==> violet <==
==> flow/design.v <==
`timescale 1ns/1ps
module adder_32bit (
    input wire [31:0] a,
    input wire [31:0] b,
    output wire [31:0] sum
);
    wire [31:0] p, g;
    wire [32:0] c;
    assign c[0] = 1'b0;
    wire [7:0] block_p, block_g;
    wire [8:0] block_c;
    assign block_c[0] = 1'b0;
    assign p = a ^ b;   
    assign g = a & b;   
    assign c[1] = g[0] | (p[0] & c[0]);
    assign c[2] = g[1] | (p[1] & c[1]);
    assign c[3] = g[2] | (p[2] & c[2]);
    assign c[4] = g[3] | (p[3] & c[3]);
    assign block_p[0] = p[0] & p[1] & p[2] & p[3];
    assign block_g[0] = g[3] | (p[3] & g[2]) | (p[3] & p[2] & g[1]) | (p[3] & p[2] & p[1] & g[0]);
    assign c[5] = g[4] | (p[4] & c[4]);
    assign c[6] = g[5] | (p[5] & c[5]);
    assign c[7] = g[6] | (p[6] & c[6]);
    assign c[8] = g[7] | (p[7] & c[7]);
    assign block_p[1] = p[4] & p[5] & p[6] & p[7];
    assign block_g[1] = g[7] | (p[7] & g[6]) | (p[7] & p[6] & g[5]) | (p[7] & p[6] & p[5] & g[4]);
    assign c[9]  = g[8]  | (p[8]  & c[8]);
    assign c[10] = g[9]  | (p[9]  & c[9]);
    assign c[11] = g[10] | (p[10] & c[10]);
    assign c[12] = g[11] | (p[11] & c[11]);
    assign block_p[2] = p[8] & p[9] & p[10] & p[11];
    assign block_g[2] = g[11] | (p[11] & g[10]) | (p[11] & p[10] & g[9]) | (p[11] & p[10] & p[9] & g[8]);
    assign c[13] = g[12] | (p[12] & c[12]);
    assign c[14] = g[13] | (p[13] & c[13]);
    assign c[15] = g[14] | (p[14] & c[14]);
    assign c[16] = g[15] | (p[15] & c[15]);
    assign block_p[3] = p[12] & p[13] & p[14] & p[15];
    assign block_g[3] = g[15] | (p[15] & g[14]) | (p[15] & p[14] & g[13]) | (p[15] & p[14] & p[13] & g[12]);
    assign c[17] = g[16] | (p[16] & c[16]);
    assign c[18] = g[17] | (p[17] & c[17]);
    assign c[19] = g[18] | (p[18] & c[18]);
    assign c[20] = g[19] | (p[19] & c[19]);
    assign block_p[4] = p[16] & p[17] & p[18] & p[19];
    assign block_g[4] = g[19] | (p[19] & g[18]) | (p[19] & p[18] & g[17]) | (p[19] & p[18] & p[17] & g[16]);
    assign c[21] = g[20] | (p[20] & c[20]);
    assign c[22] = g[21] | (p[21] & c[21]);
    assign c[23] = g[22] | (p[22] & c[22]);
    assign c[24] = g[23] | (p[23] & c[23]);
    assign block_p[5] = p[20] & p[21] & p[22] & p[23];
    assign block_g[5] = g[23] | (p[23] & g[22]) | (p[23] & p[22] & g[21]) | (p[23] & p[22] & p[21] & g[20]);
    assign c[25] = g[24] | (p[24] & c[24]);
    assign c[26] = g[25] | (p[25] & c[25]);
    assign c[27] = g[26] | (p[26] & c[26]);
    assign c[28] = g[27] | (p[27] & c[27]);
    assign block_p[6] = p[24] & p[25] & p[26] & p[27];
    assign block_g[6] = g[27] | (p[27] & g[26]) | (p[27] & p[26] & g[25]) | (p[27] & p[26] & p[25] & g[24]);
    assign c[29] = g[28] | (p[28] & c[28]);
    assign c[30] = g[29] | (p[29] & c[29]);
    assign c[31] = g[30] | (p[30] & c[30]);
    assign c[32] = g[31] | (p[31] & c[31]);
    assign block_p[7] = p[28] & p[29] & p[30] & p[31];
    assign block_g[7] = g[31] | (p[31] & g[30]) | (p[31] & p[30] & g[29]) | (p[31] & p[30] & p[29] & g[28]);
    assign block_c[1] = block_g[0] | (block_p[0] & block_c[0]);
    assign block_c[2] = block_g[1] | (block_p[1] & block_c[1]);
    assign block_c[3] = block_g[2] | (block_p[2] & block_c[2]);
    assign block_c[4] = block_g[3] | (block_p[3] & block_c[3]);
    assign block_c[5] = block_g[4] | (block_p[4] & block_c[4]);
    assign block_c[6] = block_g[5] | (block_p[5] & block_c[5]);
    assign block_c[7] = block_g[6] | (block_p[6] & block_c[6]);
    assign block_c[8] = block_g[7] | (block_p[7] & block_c[7]);
    assign sum = p ^ c[31:0];
endmodule
`timescale 1ns/1ps
module csa_32bit (
    input wire [31:0] a,
    input wire [31:0] b,
    input wire [31:0] c,
    output wire [31:0] sum,
    output wire [31:0] carry
);
    genvar i;
    generate
        for (i = 0; i < 32; i = i + 1) begin : csa_bit
            full_adder fa (
                .a(a[i]),
                .b(b[i]),
                .c_in(c[i]),
                .sum(sum[i]),
                .c_out(carry[i])
            );
        end
    endgenerate
endmodule
module full_adder (
    input wire a,
    input wire b,
    input wire c_in,
    output wire sum,
    output wire c_out
);
    wire xor_ab, and_ab, and_xor_cin;
    xor_gate xor1 (.a(a), .b(b), .out(xor_ab));
    xor_gate xor2 (.a(xor_ab), .b(c_in), .out(sum));
    and_gate and1 (.a(a), .b(b), .out(and_ab));
    and_gate and2 (.a(xor_ab), .b(c_in), .out(and_xor_cin));
    or_gate or1 (.a(and_ab), .b(and_xor_cin), .out(c_out));
endmodule
`timescale 1ns/1ps
module and_gate (
    input wire a,
    input wire b,
    output wire out
);
    and(out,a,b);
endmodule
module xor_gate (
    input wire a,
    input wire b,
    output wire out
);
    xor(out,a,b);
endmodule
module or_gate (
    input wire a,
    input wire b,
    output wire out
);
    or(out,a,b);
endmodule
module multiplier_16bit (
    input wire [15:0] a,
    input wire [15:0] b,
    output wire [31:0] product
);
    wire [31:0] pp [15:0];
    genvar i, j;
    generate
        for (i = 0; i < 16; i = i + 1) begin : pp_row
            for (j = 0; j < 16; j = j + 1) begin : pp_col
                wire pp_bit;
                and pp_and (pp_bit, a[j], b[i]);
                assign pp[i][j+i] = pp_bit;
            end
            if (i > 0) begin : lower_zeros
                for (j = 0; j < i; j = j + 1) begin : lz
                    assign pp[i][j] = 1'b0;
                end
            end
            if (i + 16 < 32) begin : upper_zeros
                for (j = i + 16; j < 32; j = j + 1) begin : uz
                    assign pp[i][j] = 1'b0;
                end
            end
        end
    endgenerate
    wire [31:0] s1_sum[5:0], s1_carry[5:0];
    csa_32bit csa1_0 (.a(pp[0]), .b(pp[1]), .c(pp[2]), .sum(s1_sum[0]), .carry(s1_carry[0]));
    csa_32bit csa1_1 (.a(pp[3]), .b(pp[4]), .c(pp[5]), .sum(s1_sum[1]), .carry(s1_carry[1]));
    csa_32bit csa1_2 (.a(pp[6]), .b(pp[7]), .c(pp[8]), .sum(s1_sum[2]), .carry(s1_carry[2]));
    csa_32bit csa1_3 (.a(pp[9]), .b(pp[10]), .c(pp[11]), .sum(s1_sum[3]), .carry(s1_carry[3]));
    csa_32bit csa1_4 (.a(pp[12]), .b(pp[13]), .c(pp[14]), .sum(s1_sum[4]), .carry(s1_carry[4]));
    assign s1_sum[5] = pp[15];
    assign s1_carry[5] = 32'd0;
    wire [31:0] s2_sum[3:0], s2_carry[3:0];
    csa_32bit csa2_0 (.a(s1_sum[0]), .b({s1_carry[0][30:0], 1'b0}), .c(s1_sum[1]),
                      .sum(s2_sum[0]), .carry(s2_carry[0]));
    csa_32bit csa2_1 (.a({s1_carry[1][30:0], 1'b0}), .b(s1_sum[2]), .c({s1_carry[2][30:0], 1'b0}),
                      .sum(s2_sum[1]), .carry(s2_carry[1]));
    csa_32bit csa2_2 (.a(s1_sum[3]), .b({s1_carry[3][30:0], 1'b0}), .c(s1_sum[4]),
                      .sum(s2_sum[2]), .carry(s2_carry[2]));
    csa_32bit csa2_3 (.a({s1_carry[4][30:0], 1'b0}), .b(s1_sum[5]), .c({s1_carry[5][30:0], 1'b0}),
                      .sum(s2_sum[3]), .carry(s2_carry[3]));
    wire [31:0] s3_sum[2:0], s3_carry[2:0];
    csa_32bit csa3_0 (.a(s2_sum[0]), .b({s2_carry[0][30:0], 1'b0}), .c(s2_sum[1]),
                      .sum(s3_sum[0]), .carry(s3_carry[0]));
    csa_32bit csa3_1 (.a({s2_carry[1][30:0], 1'b0}), .b(s2_sum[2]), .c({s2_carry[2][30:0], 1'b0}),
                      .sum(s3_sum[1]), .carry(s3_carry[1]));
    assign s3_sum[2] = s2_sum[3];
    assign s3_carry[2] = {s2_carry[3][30:0], 1'b0};
    wire [31:0] s4_sum[1:0], s4_carry[1:0];
    csa_32bit csa4_0 (.a(s3_sum[0]), .b({s3_carry[0][30:0], 1'b0}), .c(s3_sum[1]),
                      .sum(s4_sum[0]), .carry(s4_carry[0]));
    csa_32bit csa4_1 (.a({s3_carry[1][30:0], 1'b0}), .b(s3_sum[2]), .c(s3_carry[2]),
                      .sum(s4_sum[1]), .carry(s4_carry[1]));
    wire [31:0] final_sum, final_carry;
    csa_32bit csa_final (.a(s4_sum[0]), .b({s4_carry[0][30:0], 1'b0}), .c(s4_sum[1]),
                         .sum(final_sum), .carry(final_carry));
    wire [31:0] shifted_carry;
    assign shifted_carry = {final_carry[30:0], 1'b0};
    wire [31:0] temp_sum;
    adder_32bit final_adder1 (.a(final_sum), .b(shifted_carry), .sum(temp_sum));
    wire [31:0] shifted_carry2;
    assign shifted_carry2 = {s4_carry[1][30:0], 1'b0};
    adder_32bit final_adder2 (.a(temp_sum), .b(shifted_carry2), .sum(product));
endmodule
`timescale 1ns/1ps
module pe (
    input wire clk,
    input wire rst_n,
    input wire en,
    input wire [15:0] a_in,       
    input wire [15:0] b_in,       
    input wire [31:0] partial_sum_in,   
    input wire load_acc,          
    output reg [15:0] a_out,      
    output reg [15:0] b_out,      
    output wire [31:0] acc_out    
);
    wire [31:0] mult_result;
    wire [31:0] add_result;
    reg [31:0] accumulator;
    multiplier_16bit mult_inst (
        .a(a_in),
        .b(b_in),
        .product(mult_result)
    );
    adder_32bit add_inst (
        .a(accumulator),
        .b(mult_result),
        .sum(add_result)
    );
    always @(posedge clk or negedge rst_n) begin
        if (!rst_n) begin
            accumulator <= 32'd0;
        end else if (load_acc) begin
            accumulator <= partial_sum_in;
        end else if (en) begin
            accumulator <= add_result;
        end
    end
    always @(posedge clk or negedge rst_n) begin
        if (!rst_n) begin
            a_out <= 16'd0;
            b_out <= 16'd0;
        end else if (en) begin
            a_out <= a_in;
            b_out <= b_in;
        end
    end
    assign acc_out = accumulator;
endmodule
`timescale 1ns/1ps
module mac_array_4x4 (
    input wire clk,
    input wire rst_n,
    input wire en,
    input wire load_acc,
    input wire [15:0] a_in_0,
    input wire [15:0] a_in_1,
    input wire [15:0] a_in_2,
    input wire [15:0] a_in_3,
    input wire [15:0] b_in_0,
    input wire [15:0] b_in_1,
    input wire [15:0] b_in_2,
    input wire [15:0] b_in_3,
    input wire [511:0] partial_sum_init,
    output wire [31:0] result_0_0, result_0_1, result_0_2, result_0_3,
    output wire [31:0] result_1_0, result_1_1, result_1_2, result_1_3,
    output wire [31:0] result_2_0, result_2_1, result_2_2, result_2_3,
    output wire [31:0] result_3_0, result_3_1, result_3_2, result_3_3
);
    wire [15:0] a_wire [0:3][0:4];   
    wire [15:0] b_wire [0:4][0:3];   
    assign a_wire[0][0] = a_in_0;
    assign a_wire[1][0] = a_in_1;
    assign a_wire[2][0] = a_in_2;
    assign a_wire[3][0] = a_in_3;
    assign b_wire[0][0] = b_in_0;
    assign b_wire[0][1] = b_in_1;
    assign b_wire[0][2] = b_in_2;
    assign b_wire[0][3] = b_in_3;
    wire [31:0] acc_out [0:3][0:3];
    genvar row, col;
    generate
        for (row = 0; row < 4; row = row + 1) begin : pe_row
            for (col = 0; col < 4; col = col + 1) begin : pe_col
                pe pe_inst (
                    .clk(clk),
                    .rst_n(rst_n),
                    .en(en),
                    .a_in(a_wire[row][col]),
                    .b_in(b_wire[row][col]),
                    .partial_sum_in(partial_sum_init[(row*4+col)*32 +: 32]),
                    .load_acc(load_acc),
                    .a_out(a_wire[row][col+1]),
                    .b_out(b_wire[row+1][col]),
                    .acc_out(acc_out[row][col])
                );
            end
        end
    endgenerate
    assign result_0_0 = acc_out[0][0];
    assign result_0_1 = acc_out[0][1];
    assign result_0_2 = acc_out[0][2];
    assign result_0_3 = acc_out[0][3];
    assign result_1_0 = acc_out[1][0];
    assign result_1_1 = acc_out[1][1];
    assign result_1_2 = acc_out[1][2];
    assign result_1_3 = acc_out[1][3];
    assign result_2_0 = acc_out[2][0];
    assign result_2_1 = acc_out[2][1];
    assign result_2_2 = acc_out[2][2];
    assign result_2_3 = acc_out[2][3];
    assign result_3_0 = acc_out[3][0];
    assign result_3_1 = acc_out[3][1];
    assign result_3_2 = acc_out[3][2];
    assign result_3_3 = acc_out[3][3];
endmodule
==> flow/run.sh <==
#!/bin/bash
# the make line also repeats each setting of config.mk as NAME=value (left out here)
make -C /OpenROAD-flow-scripts/flow DESIGN_CONFIG=/design/flow/config.mk WORK_HOME=/design/flow/orfs CLKGATE_MAP_FILE= finish
==> flow/config.mk <==
export PLATFORM = sky130hd
export DESIGN_NAME = mac_array_4x4
export DESIGN_NICKNAME = mac_array_4x4
export VERILOG_FILES = /design/flow/design.v
export SDC_FILE = /design/flow/constraint.sdc
export NUM_CORES = 4
export LEC_CHECK = 0
export ABC_AREA = 1
export CAP_MARGIN = 20
export CELL_PAD_IN_SITES_GLOBAL_PLACEMENT = 2
export CORE_MARGIN = 2
export CORE_UTILIZATION = 59
export CTS_CLUSTER_SIZE = 88
export GPL_ROUTABILITY_DRIVEN = 1
export MIN_ROUTING_LAYER = met1
export SETUP_SLACK_MARGIN = 5.0
export SLEW_MARGIN = 10
==> flow/constraint.sdc <==
create_clock -name core_clock -period 21.5 [get_ports {clk}]
set_input_delay 4.3000 -clock core_clock [delete_from_list [all_inputs] [get_ports {clk}]]
set_output_delay 4.3000 -clock core_clock [all_outputs]
set_load 0.01 [all_outputs]
==> inputs of amber, as changes to violet <==
ABC_AREA = unset   (was 1)
CAP_MARGIN = 15   (was 20)
CELL_PAD_IN_SITES_GLOBAL_PLACEMENT = unset   (was 2)
CORE_UTILIZATION = 72   (was 59)
CTS_CLUSTER_SIZE = 91   (was 88)
GPL_TIMING_DRIVEN = 1   (was unset)
HOLD_SLACK_MARGIN = 0.17   (was unset)
MIN_ROUTING_LAYER = unset   (was met1)
PLACE_DENSITY = 0.66   (was unset)
SETUP_SLACK_MARGIN = 2.52   (was 5.0)
SLEW_MARGIN = 20   (was 10)
==> flow/constraint.sdc (replaced) <==
create_clock -name core_clock -period 9.76 [get_ports {clk}]
set_input_delay 1.9520 -clock core_clock [delete_from_list [all_inputs] [get_ports {clk}]]
set_output_delay 1.9520 -clock core_clock [all_outputs]
set_load 0.01 [all_outputs]
==> inputs of delta, as changes to violet <==
ABC_AREA = unset   (was 1)
CELL_PAD_IN_SITES_GLOBAL_PLACEMENT = unset   (was 2)
CORE_UTILIZATION = 48   (was 59)
CTS_CLUSTER_SIZE = unset   (was 88)
GPL_ROUTABILITY_DRIVEN = unset   (was 1)
MIN_ROUTING_LAYER = unset   (was met1)
SETUP_SLACK_MARGIN = -1.35   (was 5.0)
SLEW_MARGIN = 20   (was 10)
==> flow/constraint.sdc (replaced) <==
create_clock -name core_clock -period 14.5 [get_ports {clk}]
set_input_delay 2.9000 -clock core_clock [delete_from_list [all_inputs] [get_ports {clk}]]
set_output_delay 2.9000 -clock core_clock [all_outputs]
set_load 0.01 [all_outputs]
==> results <==
item                                                                                           amber                violet                                 delta
Outcome                                                                     finished with violations        did not finish              finished with violations
Failing step                                                                                       -  3_1_place_gp_skip_io                                     -
Reasons for failing layout checks                                                       setup timing                     -                          setup timing
Clock buffer count in the final layout                                                           147                     -                                   170
Endpoints failing setup                                                                          194                     -                                    39
Routed wire length                                                                            509 mm                     -                                509 mm
Flop count                                                                                       896                     -                                   896
Metal-1 WL                                                                                    187 mm                     -                                224 mm
Worst hold path depth                                                                              2                     -                                     1
Source of the worst register-to-register timing path            pe_row[0].pe_col[1].pe_inst.b_out[0]                     -  pe_row[0].pe_col[2].pe_inst.b_out[0]
Max-slew headroom at the worst pin                                                             25.9%                     -                                 31.7%
Share of synthesized cell area in and, or, nand and nor gates                                  16.6%                 10.6%                                 16.6%
Number of global-route vias before repair                                                    142,000                     -                               133,000
Area share of the leading cell type in the synthesized netlist                                 46.1%                 45.0%                                 46.1%
Tally of max-capacitance violations                                                                0                     -                                     0
Count of cells along the worst register-to-register path                                          42                     -                                    42
Die extent in x                                                                               497 um                556 um                                608 um
AO/OA Area Share                                                                               2.93%                 3.14%                                 2.93%
WS Path Type                                                                                  in2reg                     -                                in2reg
